==> trial 2 <==
Design CONV, start of the top module:
module  CONV(
	input	wire				clk,
	input	wire				reset,
	output reg 				busy,	
	input	wire				ready,	
	output reg [11:0]	iaddr,
	input	wire [19:0] idata, 		 
	output reg	 			cwr,
	output reg [11:0]	caddr_wr,
	output reg [19:0]	cdata_wr,  
	output reg	 			crd,
	output reg [11:0]	caddr_rd, 
	input	wire [19:0]	cdata_rd,  
	output reg [2:0] 	csel	 
);
	localparam [19:0] KERNEL_0_0 = 20'h0A89E;
	localparam [19:0] KERNEL_0_1 = 20'h092D5;
	localparam [19:0] KERNEL_0_2 = 20'h06D43;
	localparam [19:0] KERNEL_0_3 = 20'h01004;
	localparam [19:0] KERNEL_0_4 = 20'hF8F71;
	localparam [19:0] KERNEL_0_5 = 20'hF6E54;
	localparam [19:0] KERNEL_0_6 = 20'hFA6D7;
	localparam [19:0] KERNEL_0_7 = 20'hFC834;
	localparam [19:0] KERNEL_0_8 = 20'hFAC19;
	localparam [19:0] KERNEL_1_0 = 20'hFDB55;
	localparam [19:0] KERNEL_1_1 = 20'h02992;
	localparam [19:0] KERNEL_1_2 = 20'hFC994;
	localparam [19:0] KERNEL_1_3 = 20'h050FD;
	localparam [19:0] KERNEL_1_4 = 20'h02F20;
	localparam [19:0] KERNEL_1_5 = 20'h0202D;
	localparam [19:0] KERNEL_1_6 = 20'h03BD7;
	localparam [19:0] KERNEL_1_7 = 20'hFD369;
	localparam [19:0] KERNEL_1_8 = 20'h05E68;
	parameter [19:0] BIAS_0 = 20'h01310;
	parameter [19:0] BIAS_1 = 20'hF7295;
	reg [20:0] 	ma;
	reg [19:0]	mb;
	reg  				me;
	wire [40:0] mo;
	wire 				mv;
	multi_div
	#(
	  .SIZE_A(21),
	  .SIZE_B(20),
	  .SIGNED(1),
	  .STEP_SIZE(1) 
	) multi_u1(
	  .clk(clk),.reset(reset),
	  .en(me),
	  .select(1'b0),
	  .a(ma),
	  .b(mb),
	  .P(mo),
	  .div_zero(),
	  .Valid(mv),
	  .Busy()
	);
	parameter LAYER_0 	= 0,
						LAYER_1_2 = 1,
						IDLE 			= 2;
	reg [1:0] 				state;
	reg 							IMG_S;
	reg [5:0] 				state_x,state_y;
	reg [3:0] 				state_step;
	reg [1:0] 				state_dx,state_dy;  
	reg signed [43:0] write_reg;
	always@(*)begin
		busy <= state==IDLE ? 0:1;
	end
	always @(posedge clk or posedge reset) begin
		if(reset)begin
			state <= IDLE;
			cwr <= 0;
			iaddr <= 0;
			csel <= 0;
			crd <= 0;
			caddr_rd <= 0;
			IMG_S <= 0;
			me<= 0;
			write_reg <= 0;
			state_step <= 0;
			{state_y,state_x} 	<= 0;
			{state_dx,state_dy} <= 0;
		end else begin
			case(state)
				LAYER_0:begin	
					case(state_step)
						0:begin
							if( $signed(state_x+state_dx-1) < 0 || $signed(state_x+state_dx-1) > 63 
  ...
clock: 2.32 ns
lec_check: 0
cap_margin: 20
cell_pad_in_sites_global_placement: 0
core_aspect_ratio: 1.13
core_margin: 2
core_utilization: 72
cts_cluster_size: 24
gpl_timing_driven: 1
max_routing_layer: met4
setup_slack_margin: 0.27
slew_margin: 10
tns_end_percent: 30
run.sh (not shown) runs the stock make flow with config.mk's settings and CLKGATE_MAP_FILE=.
==> trial 32 (differences from trial 2) <==
==> flow/config.mk (replaced) <==
export PLATFORM = sky130hd
export DESIGN_NAME = CONV
export DESIGN_NICKNAME = CONV
export VERILOG_FILES = /design/flow/design.v
export SDC_FILE = /design/flow/constraint.sdc
export NUM_CORES = 4
export LEC_CHECK = 0
export CAP_MARGIN = 20
export CORE_MARGIN = 2
export CORE_UTILIZATION = 71
export PLACE_DENSITY = 0.36
export SLEW_MARGIN = 20
==> flow/constraint.sdc (replaced) <==
create_clock -name core_clock -period 3.23 [get_ports {clk}]
set_input_delay 0.6460 -clock core_clock [delete_from_list [all_inputs] [get_ports {clk}]]
set_output_delay 0.6460 -clock core_clock [all_outputs]
set_load 0.01 [all_outputs]
==> comparison <==
Trial 2 never finished: it broke off in 4_1_cts with DPL-0038. Trial 32 finished with negative setup slack left.
Die size: trial 32 is larger than trial 2 (about 1.4%).
Synthesized cell count is the same in trial 2 and trial 32.
In synthesized area, trial 32 and trial 2 do not differ.

* * *

==> inputs of run B <==
==> flow/design.v <==
`timescale 1ns/10ps
module  CONV(
	input	wire				clk,
	input	wire				reset,
	output reg 				busy,	
	input	wire				ready,	
	output reg [11:0]	iaddr,
	input	wire [19:0] idata, 		 
	output reg	 			cwr,
	output reg [11:0]	caddr_wr,
	output reg [19:0]	cdata_wr,  
	output reg	 			crd,
	output reg [11:0]	caddr_rd, 
	input	wire [19:0]	cdata_rd,  
	output reg [2:0] 	csel	 
);
	localparam [19:0] KERNEL_0_0 = 20'h0A89E;
	localparam [19:0] KERNEL_0_1 = 20'h092D5;
	localparam [19:0] KERNEL_0_2 = 20'h06D43;
	localparam [19:0] KERNEL_0_3 = 20'h01004;
	localparam [19:0] KERNEL_0_4 = 20'hF8F71;
	localparam [19:0] KERNEL_0_5 = 20'hF6E54;
	localparam [19:0] KERNEL_0_6 = 20'hFA6D7;
	localparam [19:0] KERNEL_0_7 = 20'hFC834;
	localparam [19:0] KERNEL_0_8 = 20'hFAC19;
	localparam [19:0] KERNEL_1_0 = 20'hFDB55;
	localparam [19:0] KERNEL_1_1 = 20'h02992;
	localparam [19:0] KERNEL_1_2 = 20'hFC994;
	localparam [19:0] KERNEL_1_3 = 20'h050FD;
	localparam [19:0] KERNEL_1_4 = 20'h02F20;
	localparam [19:0] KERNEL_1_5 = 20'h0202D;
	localparam [19:0] KERNEL_1_6 = 20'h03BD7;
	localparam [19:0] KERNEL_1_7 = 20'hFD369;
	localparam [19:0] KERNEL_1_8 = 20'h05E68;
	parameter [19:0] BIAS_0 = 20'h01310;
	parameter [19:0] BIAS_1 = 20'hF7295;
	reg [20:0] 	ma;
	reg [19:0]	mb;
	reg  				me;
	wire [40:0] mo;
	wire 				mv;
	multi_div
	#(
	  .SIZE_A(21),
	  .SIZE_B(20),
	  .SIGNED(1),
	  .STEP_SIZE(1) 
	) multi_u1(
	  .clk(clk),.reset(reset),
	  .en(me),
	  .select(1'b0),
	  .a(ma),
	  .b(mb),
	  .P(mo),
	  .div_zero(),
	  .Valid(mv),
	  .Busy()
	);
	parameter LAYER_0 	= 0,
						LAYER_1_2 = 1,
						IDLE 			= 2;
	reg [1:0] 				state;
	reg 							IMG_S;
	reg [5:0] 				state_x,state_y;
	reg [3:0] 				state_step;
	reg [1:0] 				state_dx,state_dy;  
	reg signed [43:0] write_reg;
	always@(*)begin
		busy <= state==IDLE ? 0:1;
	end
	always @(posedge clk or posedge reset) begin
		if(reset)begin
			state <= IDLE;
			cwr <= 0;
			iaddr <= 0;
			csel <= 0;
			crd <= 0;
			caddr_rd <= 0;
			IMG_S <= 0;
			me<= 0;
			write_reg <= 0;
			state_step <= 0;
			{state_y,state_x} 	<= 0;
			{state_dx,state_dy} <= 0;
		end else begin
			case(state)
				LAYER_0:begin	
					case(state_step)
						0:begin
							if( $signed(state_x+state_dx-1) < 0 || $signed(state_x+state_dx-1) > 63 
								|| $signed(state_y+state_dy-1) < 0 || $signed(state_y+state_dy-1) > 63)begin
								iaddr <= 0;	
								state_step <= 3;
							end else begin
								iaddr[11:6] 	<= state_y + state_dy - 1;
								iaddr[5:0] 	<= state_x + state_dx - 1;
								state_step <= state_step + 1;
							end
						end
						1:begin
							me <= 1;
							ma <= idata;
							if(IMG_S==0)begin
								case({state_dy,state_dx})
									{2'd0,2'd0}: mb <= KERNEL_0_0;
									{2'd0,2'd1}: mb <= KERNEL_0_1;
									{2'd0,2'd2}: mb <= KERNEL_0_2;
									{2'd1,2'd0}: mb <= KERNEL_0_3;
									{2'd1,2'd1}: mb <= KERNEL_0_4;
									{2'd1,2'd2}: mb <= KERNEL_0_5;
									{2'd2,2'd0}: mb <= KERNEL_0_6;
									{2'd2,2'd1}: mb <= KERNEL_0_7;
									{2'd2,2'd2}: mb <= KERNEL_0_8;
									default mb <= 0;
								endcase
							end
							else begin
								case({state_dy,state_dx})
									{2'd0,2'd0}: mb <= KERNEL_1_0;
									{2'd0,2'd1}: mb <= KERNEL_1_1;
									{2'd0,2'd2}: mb <= KERNEL_1_2;
									{2'd1,2'd0}: mb <= KERNEL_1_3;
									{2'd1,2'd1}: mb <= KERNEL_1_4;
									{2'd1,2'd2}: mb <= KERNEL_1_5;
									{2'd2,2'd0}: mb <= KERNEL_1_6;
									{2'd2,2'd1}: mb <= KERNEL_1_7;
									{2'd2,2'd2}: mb <= KERNEL_1_8;
									default mb <= 0;
								endcase
							end
							state_step <= state_step + 1;
						end
						2:begin
							me <= 0;
							if(mv)begin  
								write_reg <= $signed(write_reg) + $signed(mo); 
								state_step <= state_step + 1;
							end
							else state_step <= state_step;
						end
						3:begin
							if(state_dy == 2 && state_dx == 2)begin
								{state_dx,state_dy} <= 0;
								state_step <= state_step + 1;
								if(IMG_S) write_reg <= $signed(write_reg) + ($signed(BIAS_1)<<16);
								else write_reg <= $signed(write_reg) + ($signed(BIAS_0)<<16);
							end else if(state_dx == 2)begin
								state_dx <= 0;
								state_dy <= state_dy + 1;
								state_step <= 0;
							end else begin
								state_dx <= state_dx + 1;
								state_step <= 0;
							end
						end
						4:begin
								cwr <= 1;
								csel <= IMG_S ? 2:1;
								state_step <= state_step + 1;
								caddr_wr <= {state_y,state_x};
								cdata_wr <= (write_reg < 0) ? 0 :  ((write_reg>>16)+write_reg[15]) ;  
						end
						5:begin
							cwr <= 0;
							if(state_y == 63 && state_x == 63)begin
								if(IMG_S)begin
									state <= LAYER_1_2;
									IMG_S <= 0;
								end else begin
									IMG_S <= 1;
								end 	
								state_x <= 0;
								state_y <= 0;
							end 
							else if(state_x == 63)begin
								state_x <= 0;
								state_y <= state_y + 1; 
							end 
							else begin
								state_x <= state_x + 1;
							end
							state_dx <= 0;
							state_dy <= 0;
							state_step <= 0;
							write_reg <= 0;
						end
					endcase
				end 
				LAYER_1_2:begin
					case(state_step)
						0:begin
							csel <= IMG_S ? 2 : 1;
							cwr <= 0;
							crd <= 1;
							caddr_rd[11-:5] <= state_y; 
							caddr_rd[5-:5]  <= state_x; 
							caddr_rd[6] <= 0;
							caddr_rd[0] <= 0;
							state_step <= state_step + 1;
						end
						1:begin
							caddr_rd[6] <= 0;
							caddr_rd[0] <= 1;
							write_reg <= 	cdata_rd;			
							state_step <= state_step + 1;
						end
						2:begin
							caddr_rd[6] <= 1;
							caddr_rd[0] <= 0;
							write_reg <= (write_reg > cdata_rd) ? write_reg : cdata_rd;			
							state_step <= state_step + 1;
						end
						3:begin
							caddr_rd[6] <= 1;
							caddr_rd[0] <= 1;
							write_reg <= (write_reg > cdata_rd) ? write_reg : cdata_rd;			
							state_step <= state_step + 1;
						end
						4:begin
							crd <= 0;
							cwr <= 1;
							csel <= IMG_S ? 4 : 3;
							caddr_wr <= {2'b00,state_y[4:0],state_x[4:0]};
							cdata_wr <= (write_reg > cdata_rd) ? write_reg : cdata_rd;			
							state_step <= state_step + 1;
						end
						5:begin
							csel <= 5;
							if(IMG_S) caddr_wr <= {1'b0,state_y[4:0],state_x[4:0],1'b1};
							else caddr_wr <= {1'b0,state_y[4:0],state_x[4:0],1'b0};
							state_step <= state_step + 1;
						end
						6:begin
							cwr <= 0;
							if(state_y==31 && state_x==31)begin
								if(IMG_S)begin
									state <= IDLE;
									IMG_S <= 0;
								end else begin
									IMG_S <= 1;
								end
								state_x <= 0;
								state_y <= 0;
							end
							else if(state_x == 31)begin
								state_y <= state_y + 1;
								state_x <= 0;
							end else begin
								state_x <= state_x + 1;
							end
							state_step <= 0;
						end
					endcase
				end
				IDLE:begin
					if(ready)begin
						state <= LAYER_0;
					end
					cwr <= 0;
					IMG_S <= 0;
					me <= 0;
					write_reg <= 0;
					state_step <= 0;
					{state_y,state_x} 	<= 0;
					{state_dx,state_dy} <= 0;
				end
			endcase
		end
	end
endmodule
module multi_div
#(
  parameter SIZE_A = 128,
  parameter SIZE_B = 64,
  parameter SIGNED = 0,
  parameter STEP_SIZE = 1 
)(
  input wire clk,reset,
  input wire en,
  input wire select,
  input wire [SIZE_A-1:0] a,
  input wire [SIZE_B-1:0] b,
  output reg [SIZE_A+SIZE_B-1:0] P,
  output reg div_zero,
  output reg Valid,
  output reg Busy
);
  parameter READ_IN       = 0,
            CALCULATE     = 1,
            PREPARE_DATA  = 2,
            DATA_OUT      = 3;
  reg [1:0] state;
  reg [9:0] state_counter;
  reg neg_signed;
  reg [SIZE_A-1:0] data_b;
  reg [SIZE_A+SIZE_B:0] r;   
  always@(*)begin
    Valid <= (state == DATA_OUT) ? 1'b1:1'b0;
    Busy  <= (state == CALCULATE || state == PREPARE_DATA) ? 1'b1:1'b0;
  end
  always@(posedge clk or posedge reset)begin
    if(reset)begin
      state <= READ_IN;
      state_counter <= 0;
    end else begin
      case(state)
        READ_IN   :begin
          if(en)begin
            if(select && b==0)begin
              state <= DATA_OUT;
              div_zero <= 1;
            end else begin
              state <= CALCULATE;
              div_zero <= 0;
            end 
            state_counter <= 0;
          end  
        end
        CALCULATE :begin
          if(state_counter == (SIZE_A/STEP_SIZE)-1)begin
            state <= PREPARE_DATA;
            state_counter <= 0;
          end
          else begin
            state_counter <= state_counter + 1;
          end
        end
        PREPARE_DATA:begin
          state <= DATA_OUT;
          state_counter <= 0;
        end
        DATA_OUT  :begin
          state <= READ_IN;
          state_counter <= 0;
        end
        default begin
          state <= READ_IN;
          state_counter <= 0;
        end
      endcase
    end
  end
  reg [SIZE_A-1:0] na;
  reg [SIZE_B-1:0] nb;
  reg in_select;
  integer i;
  always@(posedge clk or posedge reset)begin
    if(reset)begin
      r = 0;
      data_b = 0;
			P = 0;
      neg_signed = 0;
    end else begin
      case(state)
        READ_IN   :begin
          if(en)begin
            if(SIGNED)begin
              neg_signed = a[SIZE_A-1] ^ b[SIZE_B-1];
              na = a[SIZE_A-1] ? -a:a;
              nb = b[SIZE_B-1] ? -b:b;
            end
            else begin
              na = a;
              nb = b;
            end
            r = {na,1'b0,{SIZE_B{1'b0}}};
            data_b = nb;
            in_select = select;
          end  
        end
        CALCULATE :begin
          for(i=0;i<STEP_SIZE;i=i+1)begin 
          	r = r[SIZE_A+SIZE_B] ? ((r<<1)+data_b) : (r<<1);
          end
        end
        PREPARE_DATA:begin
          P = r[SIZE_A+SIZE_B-1:0];
          if(neg_signed)begin
            P = -P;
          end
        end
      endcase
    end
  end
endmodule
==> flow/run.sh <==
#!/bin/bash
# the make line also repeats each setting of config.mk as NAME=value (left out here)
make -C /OpenROAD-flow-scripts/flow DESIGN_CONFIG=/design/flow/config.mk WORK_HOME=/design/flow/orfs CLKGATE_MAP_FILE= finish
==> flow/config.mk <==
export PLATFORM = sky130hd
export DESIGN_NAME = CONV
export DESIGN_NICKNAME = CONV
export VERILOG_FILES = /design/flow/design.v
export SDC_FILE = /design/flow/constraint.sdc
export NUM_CORES = 4
export LEC_CHECK = 0
export CAP_MARGIN = 20
export CORE_MARGIN = 2
export CORE_UTILIZATION = 63
export SLEW_MARGIN = 20
==> flow/constraint.sdc <==
create_clock -name core_clock -period 5.77 [get_ports {clk}]
set_input_delay 1.1540 -clock core_clock [delete_from_list [all_inputs] [get_ports {clk}]]
set_output_delay 1.1540 -clock core_clock [all_outputs]
set_load 0.01 [all_outputs]
==> run X (differences from run B) <==
Settings changed: CAP_MARGIN 20 to 15, CELL_PAD_IN_SITES_GLOBAL_PLACEMENT from default to 0, CORE_ASPECT_RATIO from default to 0.91, CORE_UTILIZATION 63 to 72, CTS_CLUSTER_SIZE from default to 24, GPL_TIMING_DRIVEN from default to 1, HOLD_SLACK_MARGIN from default to -0.06, MAX_ROUTING_LAYER from default to met4, SETUP_SLACK_MARGIN from default to -0.17, SLEW_MARGIN 20 to 35, TNS_END_PERCENT from default to 5.
==> flow/constraint.sdc (replaced) <==
create_clock -name core_clock -period 1.72 [get_ports {clk}]
set_input_delay 0.3440 -clock core_clock [delete_from_list [all_inputs] [get_ports {clk}]]
set_output_delay 0.3440 -clock core_clock [all_outputs]
set_load 0.01 [all_outputs]
==> GITHUB_STEP_SUMMARY <==
## Implementation flow summary

| Metric | Value |
|---|---|
| Result of the run | `did not finish` |
| Stage reached | `4_1_cts` |
| Tool error | `[ERROR DPL-0038] Utilization greater than 100%, impossible to legalize` |
| CORE AREA | `0.0274 sq mm` |
| DPL Wire Length | `59.0 mm` |
| Worst slack, placed | `-1.94 ns` |
| Post-DP Area | `0.0257 sq mm` |
| FP Rows | `58` |
| Placed Cells | `3252` |
| Floorplan Utilization | `72.5%` |
# the run above: run X

==> GITHUB_STEP_SUMMARY <==
## Synthesis and layout report

| Metric | Value |
|---|---|
| Result of the run | `no timing/DRC/antenna violations` |
| Reg2reg start | `state_dy[1]` |
| CORE AREA | `0.0313 sq mm` |
| Diodes inserted | `0` |
| Worst slack, placed | `0.930 ns` |
| Area leader, netlist | `dfrtp_1` |
| DPL Wire Length | `41.0 mm` |
| Worst path top cell family by delay | `AND-OR/OR-AND gates` |
# the run above: run B

